==> flow/design.v (excerpt) <==
module JAM (
input CLK,
input RST,
output reg [2:0] W,
output reg [2:0] J,
input [6:0] Cost,
output reg [3:0] MatchCount,
output reg [9:0] MinCost,
output reg Valid );
Size: roughly 840 cells after synthesis, ~79 flip-flops, roughly 30 I/O pins, roughly 6900 sq um of cells after synthesis.
==> flow/config.mk <==
export PLATFORM = sky130hd
export DESIGN_NAME = JAM
export DESIGN_NICKNAME = JAM
export VERILOG_FILES = /design/flow/design.v
export SDC_FILE = /design/flow/constraint.sdc
export NUM_CORES = 4
export LEC_CHECK = 0
export CAP_MARGIN = 20
export CELL_PAD_IN_SITES_GLOBAL_PLACEMENT = 2
export CORE_ASPECT_RATIO = 1.04
export CORE_MARGIN = 2
export CORE_UTILIZATION = 40
export CTS_CLUSTER_DIAMETER = 367
export CTS_CLUSTER_SIZE = 99
export PLACE_DENSITY_LB_ADDON = 0.3
export SLEW_MARGIN = 20
export TNS_END_PERCENT = 25
==> flow/constraint.sdc <==
create_clock -name core_clock -period 8.0 [get_ports {CLK}]
set_input_delay 1.6000 -clock core_clock [delete_from_list [all_inputs] [get_ports {CLK}]]
set_output_delay 1.6000 -clock core_clock [all_outputs]
set_load 0.01 [all_outputs]
run.sh (not shown) runs the stock make flow with config.mk's settings and CLKGATE_MAP_FILE=.
Rerun with:
Settings changed: ABC_AREA from default to 1, CAP_MARGIN 20 to 25, CELL_PAD_IN_SITES_DETAIL_PLACEMENT from default to 2, CELL_PAD_IN_SITES_GLOBAL_PLACEMENT 2 to default, CORE_ASPECT_RATIO 1.04 to default, CTS_CLUSTER_DIAMETER 367 to default, CTS_CLUSTER_SIZE 99 to 67, GPL_ROUTABILITY_DRIVEN from default to 0, GPL_TIMING_DRIVEN from default to 0, HOLD_SLACK_MARGIN from default to 0.13, PLACE_DENSITY from default to 0.55, PLACE_DENSITY_LB_ADDON 0.3 to default, SLEW_MARGIN 20 to 25, TNS_END_PERCENT 25 to default.
The changed run produced a clean layout; final area is higher by 7.3%; worst setup slack got worse by 0.51 ns; sequential share of layout area is lower by 1.8 points; clock power is higher by 9.3%.
Rerun with:
Settings changed: CAP_MARGIN 25 to 20, CELL_PAD_IN_SITES_DETAIL_PLACEMENT 2 to default, CORE_UTILIZATION 40 to 64, CTS_CLUSTER_DIAMETER from default to 236, CTS_CLUSTER_SIZE 67 to 100, GPL_ROUTABILITY_DRIVEN 0 to default, GPL_TIMING_DRIVEN 0 to default, HOLD_SLACK_MARGIN 0.13 to default, PLACE_DENSITY 0.55 to 0.95, SLEW_MARGIN 25 to 20.
=>
- The changed run completed without violations
- wire length fell by 48%
- sequential share of layout area came out higher by 0.65 points
- global-route usage came out lower by 8.4 points
- clock skew drops by 0.016 ns
- final area goes down by 2.6%
- power climbs by 0.99%
Rerun with:
Settings changed: ABC_AREA 1 to default, CELL_PAD_IN_SITES_GLOBAL_PLACEMENT from default to 2, CORE_ASPECT_RATIO from default to 0.5, CORE_UTILIZATION 64 to 40, CTS_CLUSTER_DIAMETER 236 to 194, CTS_CLUSTER_SIZE 100 to 99, PLACE_DENSITY 0.95 to default, PLACE_DENSITY_LB_ADDON from default to 0.3, SETUP_SLACK_MARGIN from default to -0.78, TNS_END_PERCENT from default to 30.
What happened:
- The changed run went through all stages and came out clean
- wire length increases by a few percent
- clock-buffer cell count decreases by 2
- maximum frequency decreases by about a fifth
- via count decreases by about a fifth
- sequential power is about the same
- utilization decreases by 25 points
- register-to-register slack got worse by 0.69 ns
- first-iteration DRC count decreases by well over a third
- design area decreases by a few percent
Rerun with:
Settings changed: CELL_PAD_IN_SITES_GLOBAL_PLACEMENT 2 to default, CORE_ASPECT_RATIO 0.5 to default, CORE_UTILIZATION 40 to 64, CTS_CLUSTER_DIAMETER 194 to 396, CTS_CLUSTER_SIZE 99 to 100, PLACE_DENSITY_LB_ADDON 0.3 to default, SETUP_SLACK_MARGIN -0.78 to default, TNS_END_PERCENT 30 to default.
=>
- flip-flop count is unchanged
- area after synthesis is unchanged
- combinational power barely changes
- total power came out lower by about a fifth
- via count increases slightly
- first-iteration DRC count is higher by roughly a tenth
- clock-buffer cell count is unchanged
Rerun with:
Settings changed: CELL_PAD_IN_SITES_GLOBAL_PLACEMENT from default to 2, CORE_ASPECT_RATIO from default to 1.04, CORE_UTILIZATION 64 to 40, CTS_CLUSTER_DIAMETER 396 to 236, CTS_CLUSTER_SIZE 100 to 99, PLACE_DENSITY_LB_ADDON from default to 0.3, SETUP_SLACK_MARGIN from default to 2.37, TNS_END_PERCENT from default to 10.
After rerunning: The changed run passed the timing, design-rule and antenna checks. Die size rose by 58%. First-iteration DRC count went down by about 9%. Non-clock buffer count goes up by 1. Clock power rises by 49%.

========
The RTL this note starts from:
==> flow/design.v <==
module JAM (
input CLK,
input RST,
output reg [2:0] W,
output reg [2:0] J,
input [6:0] Cost,
output reg [3:0] MatchCount,
output reg [9:0] MinCost,
output reg Valid );
reg [5:0]state;
reg [2:0]num[0:7];
reg [4:0]ix;
reg [9:0]tempCost;
reg [4:0]changePoint;
reg [4:0]n;
reg [4:0]max_min_pos;
reg [4:0]max_min_value;
always @(posedge CLK or posedge RST) 
begin
    if(RST)
    begin
		  W <= 0;
		  J <= 0;
		  Valid <= 0;
		  num[0] <= 0;
		  num[1] <= 1;
		  num[2] <= 2;
		  num[3] <= 3;
		  num[4] <= 4;
		  num[5] <= 5;
		  num[6] <= 6;
		  num[7] <= 7;
		  state <= 0;
		  ix <= 1;
		  tempCost <= 0;
		  MatchCount <= 0;
		  MinCost <= 1023;
		  changePoint <= 0;
		  n <= 10;
		  max_min_pos <= 0;
		  max_min_value <= 10;
    end
    else 
    begin
		case(state)
			5'd0:
			begin
				if(ix > 8)
				begin
					if(tempCost < MinCost)
					begin
						MatchCount <= 1;
						MinCost <= tempCost;
					end
					else if(tempCost == MinCost)
					begin
						MatchCount <= MatchCount + 1;
					end
					ix <= 1;
					tempCost <= 0;
					state <= 1;
				end
				else if(ix == 8)
				begin
					tempCost <= tempCost + Cost;
					ix <= ix + 1;
				end
				else
				begin
					tempCost <= tempCost + Cost;
					W <= ix;
					J <= num[ix];
					ix <= ix + 1;
				end
			end
			5'd1:
			begin
				if(num[7] > num[6])
				begin
					num[6] <= num[7];
					num[7] <= num[6];
					state <= 0;
					W <= 0;
					J <= num[0];
				end
				else if(num[6] > num[5])
				begin
					 if(num[7] > num[5] && num[7] < num[6])
					 begin
						num[7] <= num[6];
						num[5] <= num[7];
						num[6] <= num[5];
						state <= 0;
						W <= 0;
						J <= num[0];
					 end
					 else
					 begin
						num[5] <= num[6];
						num[6] <= num[7];
						num[7] <= num[5];
						state <= 0;
						W <= 0;
						J <= num[0];
					 end
				end
				else if(num[5] > num[4])
				begin
						if(num[6] < num[4] && ((num[7] < num[4]) || num[5] < num[7]) )
						begin
							num[4] <= num[5];
							num[5] <= num[7];
							num[7] <= num[4];
						end
						else if(num[6] > num[4] && num[5] > num[6] && num[7] < num[4])
						begin
							num[4] <= num[6];
							num[5] <= num[7];
							num[6] <= num[4];
							num[7] <= num[5];
						end
						else if(num[7] > num[4] && num[7] < num[6] && num[7] < num[5])
						begin
							num[4] <= num[7];
							num[5] <= num[4];
							num[7] <= num[5];
						end
						state <= 0;
						W <= 0;
						J <= num[0];
				end
				else if(num[4] > num[3])
				begin
					changePoint <= 3;
					state <= 2;
					n <= 4;
				end
				else if(num[3] > num[2])
				begin
					changePoint <= 2;
					state <= 2;
					n <= 3;
				end
				else if(num[2] > num[1])
				begin
					changePoint <= 1;
					state <= 2;
					n <= 2;
				end
				else if(num[1] > num[0])
				begin
					changePoint <= 0;
					state <= 2;
					n <= 1;
				end
				else
					state <= 4;
			end
			5'd2:
			begin
				if(n >= 8)
				begin
					num[changePoint] <= num[max_min_pos];
					num[max_min_pos] <= num[changePoint];
					state <= 3;
					max_min_value <= 10;
				end
				else
				begin
					if(num[n] > num[changePoint] && num[n] < max_min_value)
					begin
						max_min_pos <= n;
						max_min_value <= num[n];
					end
					n <= n + 1;
				end
			end
			5'd3:
			begin
				if(changePoint == 4)
				begin
					num[5] <= num[7];
					num[7] <= num[5];
				end
				else if(changePoint == 3)
				begin
					num[4] <= num[7];
					num[5] <= num[6];
					num[6] <= num[5];
					num[7] <= num[4];
				end
				else if(changePoint == 2)
				begin
					num[3] <= num[7];
					num[4] <= num[6];
					num[6] <= num[4];
					num[7] <= num[3];
				end
				else if(changePoint == 1)
				begin
					num[2] <= num[7];
					num[3] <= num[6];
					num[4] <= num[5];
					num[5] <= num[4];
					num[6] <= num[3];
					num[7] <= num[2];
				end
				else if(changePoint == 0)
				begin
					num[1] <= num[7];
					num[2] <= num[6];
					num[3] <= num[5];
					num[5] <= num[3];
					num[6] <= num[2];
					num[7] <= num[1];
				end
					state <= 0;
					W <= 0;
					J <= num[0];
			end
			5'd4:
			begin
				Valid <= 1;
			end
		endcase
    end
end
endmodule
export LEC_CHECK = 0
export ABC_AREA = 0
export CAP_MARGIN = 0
export CELL_PAD_IN_SITES_DETAIL_PLACEMENT = 0
export CELL_PAD_IN_SITES_GLOBAL_PLACEMENT = 0
export CORE_ASPECT_RATIO = 1.39
export CORE_MARGIN = 2
export CORE_UTILIZATION = 15
export CTS_CLUSTER_DIAMETER = 207
export CTS_CLUSTER_SIZE = 15
export GPL_ROUTABILITY_DRIVEN = 0
export GPL_TIMING_DRIVEN = 0
export HOLD_SLACK_MARGIN = 0.25
export MAX_ROUTING_LAYER = met4
export MIN_ROUTING_LAYER = met1
export PLACE_DENSITY_LB_ADDON = 0.13
export SETUP_SLACK_MARGIN = 1.08
export SLEW_MARGIN = 20
export TNS_END_PERCENT = 15
create_clock -name core_clock -period 4.76 [get_ports {CLK}]
The first run finished with timing, DRC and antenna clean.
Change:
ABC_AREA = not set   (was 0)
CAP_MARGIN = 20   (was 0)
CELL_PAD_IN_SITES_DETAIL_PLACEMENT = 1   (was 0)
CELL_PAD_IN_SITES_GLOBAL_PLACEMENT = not set   (was 0)
CORE_ASPECT_RATIO = not set   (was 1.39)
CORE_UTILIZATION = 40   (was 15)
CTS_CLUSTER_DIAMETER = not set   (was 207)
CTS_CLUSTER_SIZE = not set   (was 15)
GPL_ROUTABILITY_DRIVEN = not set   (was 0)
HOLD_SLACK_MARGIN = not set   (was 0.25)
MAX_ROUTING_LAYER = not set   (was met4)
MIN_ROUTING_LAYER = not set   (was met1)
PLACE_DENSITY_LB_ADDON = not set   (was 0.13)
SETUP_SLACK_MARGIN = -0.79   (was 1.08)
TNS_END_PERCENT = not set   (was 15)
clock period = 8.0 ns   (was 4.76 ns; I/O delays follow)
What happened: The new run went through all stages and came out clean. Worst setup slack is better by 2.5 ns. Routed wire length fell by 18%. Sequential power came out lower by 40%. Design area shrinks by 6.7%. Fmax goes down by 17%. Synthesized cell count does not change.
Change:
ABC_AREA = 1   (was not set)
CELL_PAD_IN_SITES_DETAIL_PLACEMENT = not set   (was 1)
CORE_UTILIZATION = 64   (was 40)
CTS_CLUSTER_DIAMETER = 219   (was not set)
CTS_CLUSTER_SIZE = 100   (was not set)
GPL_TIMING_DRIVEN = not set   (was 0)
SETUP_SLACK_MARGIN = 1.88   (was -0.79)
=>
- The new run passed the timing, design-rule and antenna checks
- clock power shrinks by 22%
- die size shrinks by 33%
- cell count is higher by 11%
- core utilization increases by 24 points
- design area barely changes
- non-clock buffer count falls by 49
- synthesized cell count went up by 28%
- setup slack improves by 1.1 ns
- clock skew went down by 0.0077 ns
- power goes down by 12%
- hold slack hardly moves
Change:
ABC_AREA = not set   (was 1)
CELL_PAD_IN_SITES_GLOBAL_PLACEMENT = 2   (was not set)
CORE_UTILIZATION = 40   (was 64)
CTS_CLUSTER_DIAMETER = 337   (was 219)
CTS_CLUSTER_SIZE = 46   (was 100)
SETUP_SLACK_MARGIN = -0.78   (was 1.88)
Effect:
- final cell count is lower by 13%
- setup slack degrades by 0.67 ns
- wire length is higher by 4.5%
- power is higher by 9.0%
- synthesized cell count is lower by 22%
- die size is higher by 50%
Change:
CELL_PAD_IN_SITES_DETAIL_PLACEMENT = 2   (was not set)
CELL_PAD_IN_SITES_GLOBAL_PLACEMENT = not set   (was 2)
CTS_CLUSTER_DIAMETER = not set   (was 337)
CTS_CLUSTER_SIZE = not set   (was 46)
GPL_ROUTABILITY_DRIVEN = 0   (was not set)
GPL_TIMING_DRIVEN = 0   (was not set)
SETUP_SLACK_MARGIN = not set   (was -0.78)
=> Routed wire length increases by about 40%; via count increases by about 16%; power decreases by 3.6%; non-clock buffer count increases by 44; clock-buffer cell count decreases by 2.
Change:
CELL_PAD_IN_SITES_DETAIL_PLACEMENT = not set   (was 2)
CELL_PAD_IN_SITES_GLOBAL_PLACEMENT = 2   (was not set)
CORE_ASPECT_RATIO = 1.04   (was not set)
CTS_CLUSTER_DIAMETER = 245   (was not set)
CTS_CLUSTER_SIZE = 99   (was not set)
GPL_ROUTABILITY_DRIVEN = not set   (was 0)
GPL_TIMING_DRIVEN = not set   (was 0)
PLACE_DENSITY_LB_ADDON = 0.3   (was not set)
SETUP_SLACK_MARGIN = 1.48   (was not set)
TNS_END_PERCENT = 25   (was not set)
Result: Global-route usage went down by 11 points. Area after synthesis is unchanged. Design area went down by 2.6%. Register-to-register slack improved by 0.73 ns. Total power went down by 1.7%. Die size stays flat. Core utilization went down by 1.3 points. Setup slack improved by 0.73 ns. Maximum frequency went up by 19%.
Power and IR drop assume default switching activity.
